Design ALU, start of the top module:
module ALU(
    input logic CLK,
    input logic RST,
    input logic ACT,
    input logic[3:0]  OP,
    input logic[1:0]  MOVI,
    input logic[31:0] REG_A,
    input logic[31:0] REG_B,
    input logic[31:0] MEM,
    input logic[31:0] IMM,
    output logic[31:0] DATA,
    output logic       RDY,
    output logic       VLD
);
For scale: about 170 I/O pins, ~44000 um^2 of cells after synthesis.
==> flow/config.mk <==
export PLATFORM = sky130hd
export DESIGN_NAME = ALU
export DESIGN_NICKNAME = ALU
export VERILOG_FILES = /design/flow/design.v
export SDC_FILE = /design/flow/constraint.sdc
export NUM_CORES = 4
export LEC_CHECK = 0
export CAP_MARGIN = 20
export CORE_MARGIN = 2
export CORE_UTILIZATION = 65
export HOLD_SLACK_MARGIN = 0.3
export SETUP_SLACK_MARGIN = -0.28
export SLEW_MARGIN = 20
export TNS_END_PERCENT = 40
==> flow/constraint.sdc <==
create_clock -name core_clock -period 8.67 [get_ports {CLK}]
set_input_delay 1.7340 -clock core_clock [delete_from_list [all_inputs] [get_ports {CLK}]]
set_output_delay 1.7340 -clock core_clock [all_outputs]
set_load 0.01 [all_outputs]
run.sh (not shown) runs the stock make flow with config.mk's settings and CLKGATE_MAP_FILE=.
The starting point finished but fails on setup timing.
Edit:
--- a/flow/config.mk
+++ b/flow/config.mk
@@ -9,6 +9,6 @@
 export CORE_MARGIN = 2
 export CORE_UTILIZATION = 65
-export HOLD_SLACK_MARGIN = 0.3
-export SETUP_SLACK_MARGIN = -0.28
+export CTS_CLUSTER_SIZE = 90
+export HOLD_SLACK_MARGIN = -0.1
+export MAX_ROUTING_LAYER = met4
 export SLEW_MARGIN = 20
-export TNS_END_PERCENT = 40
==> flow/constraint.sdc (replaced) <==
create_clock -name core_clock -period 8.26 [get_ports {CLK}]
set_input_delay 1.6520 -clock core_clock [delete_from_list [all_inputs] [get_ports {CLK}]]
set_output_delay 1.6520 -clock core_clock [all_outputs]
set_load 0.01 [all_outputs]
The new run did not get past global routing with GRT-0116.
Area after synthesis is unchanged.
Die area does not change.
Synthesized cell count stays the same.
Edit:
--- a/flow/config.mk
+++ b/flow/config.mk
@@ -8,7 +8,6 @@
 export CAP_MARGIN = 20
 export CORE_MARGIN = 2
-export CORE_UTILIZATION = 65
-export CTS_CLUSTER_SIZE = 90
-export HOLD_SLACK_MARGIN = -0.1
-export MAX_ROUTING_LAYER = met4
+export CORE_UTILIZATION = 72
+export CTS_CLUSTER_DIAMETER = 96
+export SETUP_SLACK_MARGIN = 0.93
 export SLEW_MARGIN = 20
==> flow/constraint.sdc (replaced) <==
create_clock -name core_clock -period 5.29 [get_ports {CLK}]
set_input_delay 1.0580 -clock core_clock [delete_from_list [all_inputs] [get_ports {CLK}]]
set_output_delay 1.0580 -clock core_clock [all_outputs]
set_load 0.01 [all_outputs]
Effect: The new run did not get past global routing. Die area goes down by 9.6%. Synthesized cell count does not change. Synthesized area does not change.
Edit:
--- a/flow/config.mk
+++ b/flow/config.mk
@@ -6,8 +6,9 @@
 export NUM_CORES = 4
 export LEC_CHECK = 0
+export ABC_AREA = 1
 export CAP_MARGIN = 20
 export CORE_MARGIN = 2
 export CORE_UTILIZATION = 72
-export CTS_CLUSTER_DIAMETER = 96
-export SETUP_SLACK_MARGIN = 0.93
+export CTS_CLUSTER_DIAMETER = 392
+export CTS_CLUSTER_SIZE = 98
 export SLEW_MARGIN = 20
==> flow/constraint.sdc (replaced) <==
create_clock -name core_clock -period 5.92 [get_ports {CLK}]
set_input_delay 1.1840 -clock core_clock [delete_from_list [all_inputs] [get_ports {CLK}]]
set_output_delay 1.1840 -clock core_clock [all_outputs]
set_load 0.01 [all_outputs]
Result: The changed run failed in global routing. Area after synthesis rose by 8.4%. Synthesized cell count grows by 27%. Die area rises by 8.3%.
Edit:
--- a/flow/config.mk
+++ b/flow/config.mk
@@ -6,5 +6,5 @@
 export NUM_CORES = 4
 export LEC_CHECK = 0
-export ABC_AREA = 1
+export ABC_AREA = 0
 export CAP_MARGIN = 20
 export CORE_MARGIN = 2
The new run died in global routing.
Area after synthesis fell by 7.8%.
Die area went down by about 8%.
Synthesized cell count shrinks by 21%.


Starting RTL as in the previous note.
Design ALU, start of the top module:
module ALU(
    input logic CLK,
    input logic RST,
    input logic ACT,
    input logic[3:0]  OP,
    input logic[1:0]  MOVI,
    input logic[31:0] REG_A,
    input logic[31:0] REG_B,
    input logic[31:0] MEM,
    input logic[31:0] IMM,
    output logic[31:0] DATA,
    output logic       RDY,
    output logic       VLD
);
Settings: LEC_CHECK=0, CAP_MARGIN=20, CORE_MARGIN=2, CORE_UTILIZATION=64, CTS_CLUSTER_DIAMETER=287, PLACE_DENSITY=0.35, SLEW_MARGIN=20, TNS_END_PERCENT=5; clock period 9.11 ns.
The baseline finished but fails on negative setup slack.
Next try:
- ABC_AREA: unset -> 0
- CORE_UTILIZATION: 64 -> 72
- CTS_CLUSTER_DIAMETER: 287 -> 392
- CTS_CLUSTER_SIZE: unset -> 98
- PLACE_DENSITY: 0.35 -> unset
- clock period: 9.11 -> 5.92 ns (I/O delays scaled with it)
Effect: Now the flow did not get past global routing with GRT-0116; die area is lower by 11%; area after synthesis stays the same; synthesized cell count stays the same.


Starting RTL as in the previous note.
## ALU
module ALU(
    input logic CLK,
    input logic RST,
    input logic ACT,
    input logic[3:0]  OP,
    input logic[1:0]  MOVI,
    input logic[31:0] REG_A,
    input logic[31:0] REG_B,
    input logic[31:0] MEM,
    input logic[31:0] IMM,
    output logic[31:0] DATA,
    output logic       RDY,
    output logic       VLD
);
==> flow/config.mk <==
export PLATFORM = sky130hd
export DESIGN_NAME = ALU
export DESIGN_NICKNAME = ALU
export VERILOG_FILES = /design/flow/design.v
export SDC_FILE = /design/flow/constraint.sdc
export NUM_CORES = 4
export LEC_CHECK = 0
export CAP_MARGIN = 0
export CORE_MARGIN = 2
export CORE_UTILIZATION = 70
export CTS_CLUSTER_SIZE = 46
export HOLD_SLACK_MARGIN = 0.3
export SETUP_SLACK_MARGIN = -0.28
export SLEW_MARGIN = 20
export TNS_END_PERCENT = 40
==> flow/constraint.sdc <==
create_clock -name core_clock -period 8.67 [get_ports {CLK}]
set_input_delay 1.7340 -clock core_clock [delete_from_list [all_inputs] [get_ports {CLK}]]
set_output_delay 1.7340 -clock core_clock [all_outputs]
set_load 0.01 [all_outputs]
The first run stopped in global routing (5_1_grt).
Next try:
Settings changed: CAP_MARGIN 0 to 20, CORE_UTILIZATION 70 to 60, CTS_CLUSTER_SIZE 46 to default, HOLD_SLACK_MARGIN 0.3 to default, MAX_ROUTING_LAYER from default to met4, SETUP_SLACK_MARGIN -0.28 to default, TNS_END_PERCENT 40 to default.
Clock period 8.67 ns to 8.26 ns, I/O delays scaled along.
The changed run finished with negative setup slack left.
Die size went up by about a fifth.
Synthesized cell count does not change.
Synthesized area stays the same.
Next try:
Settings changed: CORE_UTILIZATION 60 to 70, MAX_ROUTING_LAYER met4 to default.
Clock period 8.26 ns to 3.56 ns, I/O delays scaled along.
With this change the flow stopped in global routing (5_1_grt).
Die size is lower by about 14%.
Synthesized cell count does not change.
Area after synthesis does not change.
Next try:
Settings changed: ABC_AREA from default to 1, CAP_MARGIN 20 to 5, CORE_UTILIZATION 70 to 72, CTS_CLUSTER_DIAMETER from default to 29, SETUP_SLACK_MARGIN from default to 0.28.
After rerunning:
- The changed run did not get past global routing (5_1_grt), error GRT-0116
- synthesized area goes up by 8.4%
- die size went up by 5.3%
- synthesized cell count rose by 27%
Next try:
Settings changed: ABC_AREA 1 to default, CAP_MARGIN 5 to 20, CORE_UTILIZATION 72 to 57, CTS_CLUSTER_DIAMETER 29 to default, SETUP_SLACK_MARGIN 0.28 to 0.72.
Clock period 3.56 ns to 6.13 ns, I/O delays scaled along.
Result:
- Now the flow produced a layout that fails on negative setup slack
- synthesized area drops by a little under a tenth
- die size climbs by about a fifth
- synthesized cell count drops by about a fifth
Next try:
Settings changed: CORE_UTILIZATION 57 to 19, SETUP_SLACK_MARGIN 0.72 to default.
Clock period 6.13 ns to 10.3 ns, I/O delays scaled along.
The new run completed with no timing, DRC or antenna violations.
Design area is lower by 5.9%.
Flip-flop count stays the same.
Global-route usage falls by 31 points.
Sequential share of layout area went up by 0.32 points.
Count of clock-buffer cells in the layout went down by 1.


== xenon ==
The RTL this note starts from:
==> flow/design.v <==
module ALU(
    input logic CLK,
    input logic RST,
    input logic ACT,
    input logic[3:0]  OP,
    input logic[1:0]  MOVI,
    input logic[31:0] REG_A,
    input logic[31:0] REG_B,
    input logic[31:0] MEM,
    input logic[31:0] IMM,
    output logic[31:0] DATA,
    output logic       RDY,
    output logic       VLD
);
    typedef enum logic [1:0] {
        INIT,
        FIRST_STAGE,
        MUL_FIRST_STAGE,
        MUL_SECOND_STAGE
    } state_type;
    state_type state_curr;
    state_type state_next;
    logic[31:0] operand_A;
    logic[31:0] operand_B;
    logic[31:0] norm_res;
    logic[31:0] norm_reg;
    logic[63:0] mult_res;
    logic       mult_req;
    always_comb begin
        case (state_curr)
            INIT:
                if (ACT) begin
                    if (mult_req)
                        state_next = MUL_FIRST_STAGE;
                    else
                        state_next = FIRST_STAGE;
                end else
                     state_next = INIT;
            FIRST_STAGE:      state_next = INIT;
            MUL_FIRST_STAGE:  state_next = MUL_SECOND_STAGE;
            MUL_SECOND_STAGE: state_next = INIT;
        endcase
    end
    always_ff @(posedge CLK) begin
        if (RST) begin
            state_curr  <= INIT;
        end else begin
            state_curr <= state_next;
            if (state_next == MUL_FIRST_STAGE)
                mult_res <= operand_A * operand_B;
            if (state_next == FIRST_STAGE)
                norm_reg <= norm_res;
        end
    end
    always_comb begin
        case (state_curr)
            INIT:             DATA = 32'b0;
            FIRST_STAGE:      DATA = norm_reg;
            MUL_FIRST_STAGE:  DATA = mult_res[31:0];
            MUL_SECOND_STAGE: DATA = mult_res[63:32];
        endcase
    end
    assign operand_A = REG_A;
    assign VLD = (state_curr != INIT) & ~RST;
    assign RDY = state_curr == INIT;
    always_comb begin
        case (MOVI)
            2'b00:   operand_B = REG_B;
            2'b01:   operand_B = MEM;
            2'b10:   operand_B = IMM;
            default: operand_B = '0;
        endcase
    end
    always_comb begin
        norm_res = 32'b0;
        mult_req = 0;
        if (RDY) begin
            case (OP)
                4'b0000: norm_res = operand_A + operand_B;             
                4'b0001: norm_res = operand_A - operand_B;             
                4'b0010: mult_req = 1;                                 
                4'b0011: norm_res = {1'b0, operand_B[31:1]};           
                4'b0100: norm_res = {operand_B[30:0], 1'b0};           
                4'b0101: norm_res = {operand_B[0], operand_B[31:1]};   
                4'b0110: norm_res = {operand_B[30:0], operand_B[31]};  
                4'b0111: norm_res = ~operand_B;                        
                4'b1000: norm_res = operand_A & operand_B;             
                4'b1001: norm_res = operand_A | operand_B;             
                4'b1010: norm_res = operand_A ^ operand_B;             
                4'b1011: norm_res = ~(operand_A & operand_B);          
                4'b1100: norm_res = ~(operand_A | operand_B);          
                4'b1101: norm_res = ~(operand_A ^ operand_B);          
                4'b1110: norm_res = operand_B + 1;                     
                4'b1111: norm_res = operand_B - 1;                     
            endcase
        end
    end
endmodule
make LEC_CHECK=0 ABC_AREA=0 CAP_MARGIN=20 CORE_ASPECT_RATIO=1.02 CORE_MARGIN=2 CORE_UTILIZATION=40 CTS_CLUSTER_DIAMETER=82 GPL_TIMING_DRIVEN=0 MAX_ROUTING_LAYER=met4 PLACE_DENSITY_LB_ADDON=0.15 SETUP_SLACK_MARGIN=1.04 SLEW_MARGIN=40 TNS_END_PERCENT=40 finish   # period 8.32 ns
Complete run, failing final checks: xenon, reason setup timing.
For zinc, these inputs were changed with respect to xenon:
Settings: an added CELL_PAD_IN_SITES_GLOBAL_PLACEMENT of 1; a change of CTS_CLUSTER_DIAMETER from 82 to 394; a change of GPL_TIMING_DRIVEN from 0 to 1; an added CTS_CLUSTER_SIZE of 85; an added MIN_ROUTING_LAYER of met2; an added GPL_ROUTABILITY_DRIVEN of 0.
==> results <==
zinc did not run to completion, as it errored out during global routing. Taking xenon as the reference, in zinc number of buffers added to fix hold violations after cts essentially unchanged; post-placement worst setup slack +1820 ps; share of cell area taken by muxes after synthesis shows no meaningful change; post-placement cell area up 9.4%. In the reports for zinc and xenon, the larger detailed-placement wirelength estimate belongs to xenon.
What delta does differently from zinc at the input level:
Settings: a deleted MIN_ROUTING_LAYER that had been met2; a deleted GPL_TIMING_DRIVEN that had been 1; a change of CTS_CLUSTER_SIZE from 85 to 13; a change of SETUP_SLACK_MARGIN from 1.04 to -0.93; a deleted ABC_AREA that had been 0; a change of SLEW_MARGIN from 40 to 20; a deleted CELL_PAD_IN_SITES_GLOBAL_PLACEMENT that had been 1; a deleted CTS_CLUSTER_DIAMETER that had been 394; a deleted MAX_ROUTING_LAYER that had been met4; a deleted GPL_ROUTABILITY_DRIVEN that had been 0; a deleted CORE_ASPECT_RATIO that had been 1.02; a deleted PLACE_DENSITY_LB_ADDON that had been 0.15; a change of the clock period (ns, I/O delays scaled along) from 8.32 to 10.5.
--- outcome ---
- Status: zinc FAILED at global routing (tool error)
- Ran to the end and failed final checks on setup timing: delta.
- Area fraction in full adders, half adders and majority gates: delta vs zinc identical
- For initial core utilization, delta and zinc come out practically identical.
- Chip width was lower in the run labelled zinc.
Inputs modified between delta and pepper:
Settings: TNS_END_PERCENT changed from 40 to 70; CTS_CLUSTER_DIAMETER newly set to 135; SETUP_SLACK_MARGIN changed from -0.93 to 3.09; CTS_CLUSTER_SIZE removed (was 13).
[summary]
pepper: met2 demand-to-capacity share in global routing is 0.80 points higher than what delta reported.
pepper completed; timing, DRC and antenna clean
Compare delta and pepper | sequential share of layout area lower: pepper
Setup slack on the worst flop-to-flop path | pepper above delta
Comparing the two runs side by side, pepper comes out ahead of delta on placed wire-length estimate.
First-pass GRT wire length on pepper is up relative to delta.
Diff delta -> pepper | upper clock frequency limit | up by a little under 10%
| via total after detailed routing | pepper vs delta | 1176 higher |
What tundra does differently from pepper at the input level:
Settings: an added ABC_AREA of 1; a change of CORE_UTILIZATION from 40 to 54; an added CTS_CLUSTER_SIZE of 30; a change of SETUP_SLACK_MARGIN from 3.09 to -0.95; a deleted TNS_END_PERCENT that had been 70; a change of CTS_CLUSTER_DIAMETER from 135 to 153; an added PLACE_DENSITY of 0.43.
Notes after the runs:
- tundra has non-filler instance count after layout above what pepper had.
- tundra against pepper; maximum clock frequency is down by a few percent.
Input changes introduced in fjord (baseline for comparison: tundra):
Settings: a deleted SETUP_SLACK_MARGIN that had been -0.95; a change of CORE_UTILIZATION from 54 to 24; a deleted ABC_AREA that had been 1; a deleted CTS_CLUSTER_DIAMETER that had been 153; a deleted PLACE_DENSITY that had been 0.43; a deleted CTS_CLUSTER_SIZE that had been 30; a change of the clock period (ns, I/O delays scaled along) from 10.5 to 16.3.
[summary]
Across both runs, detailed-router iteration count before antenna repair was lower for fjord than for tundra.
Tap cell instance count is lower on tundra
The wire length per cell in fjord was higher than what tundra gave.
Relative to tundra, the worst setup slack of fjord is higher by 2570 ps.


Starts from the design.v that is shown in full above.
Settings: LEC_CHECK=0, CAP_MARGIN=20, CORE_MARGIN=2, CORE_UTILIZATION=65, CTS_CLUSTER_DIAMETER=318, CTS_CLUSTER_SIZE=41, MAX_ROUTING_LAYER=met4, SLEW_MARGIN=20; clock period 8.26 ns.
The first run aborted during 5_1_grt, error GRT-0116.
Rerun with:
--- a/flow/config.mk
+++ b/flow/config.mk
@@ -10,3 +10,2 @@
-export CORE_UTILIZATION = 65
-export CTS_CLUSTER_DIAMETER = 318
-export CTS_CLUSTER_SIZE = 41
+export CORE_UTILIZATION = 60
+export CTS_CLUSTER_SIZE = 59
@@ -13,0 +13 @@
+export SETUP_SLACK_MARGIN = 1.67
==> flow/constraint.sdc (replaced) <==
create_clock -name core_clock -period 5.71 [get_ports {CLK}]
set_input_delay 1.1420 -clock core_clock [delete_from_list [all_inputs] [get_ports {CLK}]]
set_output_delay 1.1420 -clock core_clock [all_outputs]
set_load 0.01 [all_outputs]
With this change the flow completed and failed the layout checks on setup timing.
Synthesized area stays the same.
Die area increases by 8.2%.
Synthesized cell count stays the same.
Rerun with:
--- a/flow/config.mk
+++ b/flow/config.mk
@@ -10,4 +10 @@
-export CORE_UTILIZATION = 60
-export CTS_CLUSTER_SIZE = 59
-export MAX_ROUTING_LAYER = met4
-export SETUP_SLACK_MARGIN = 1.67
+export CORE_UTILIZATION = 40
==> flow/constraint.sdc (replaced) <==
create_clock -name core_clock -period 10.3 [get_ports {CLK}]
set_input_delay 2.0600 -clock core_clock [delete_from_list [all_inputs] [get_ports {CLK}]]
set_output_delay 2.0600 -clock core_clock [all_outputs]
set_load 0.01 [all_outputs]
This time the run passed the timing, DRC and antenna checks.
Routed wire length decreases by about 13%.
Worst hold slack is worse by 0.059 ns.
Critical path depth decreases by 1.
Final area decreases by about 13%.
Global-route usage decreases by 21 points.
Core utilization decreases by 34 points.
Die area increases by 49%.
Synthesized area does not change.
Via count decreases by about 13%.
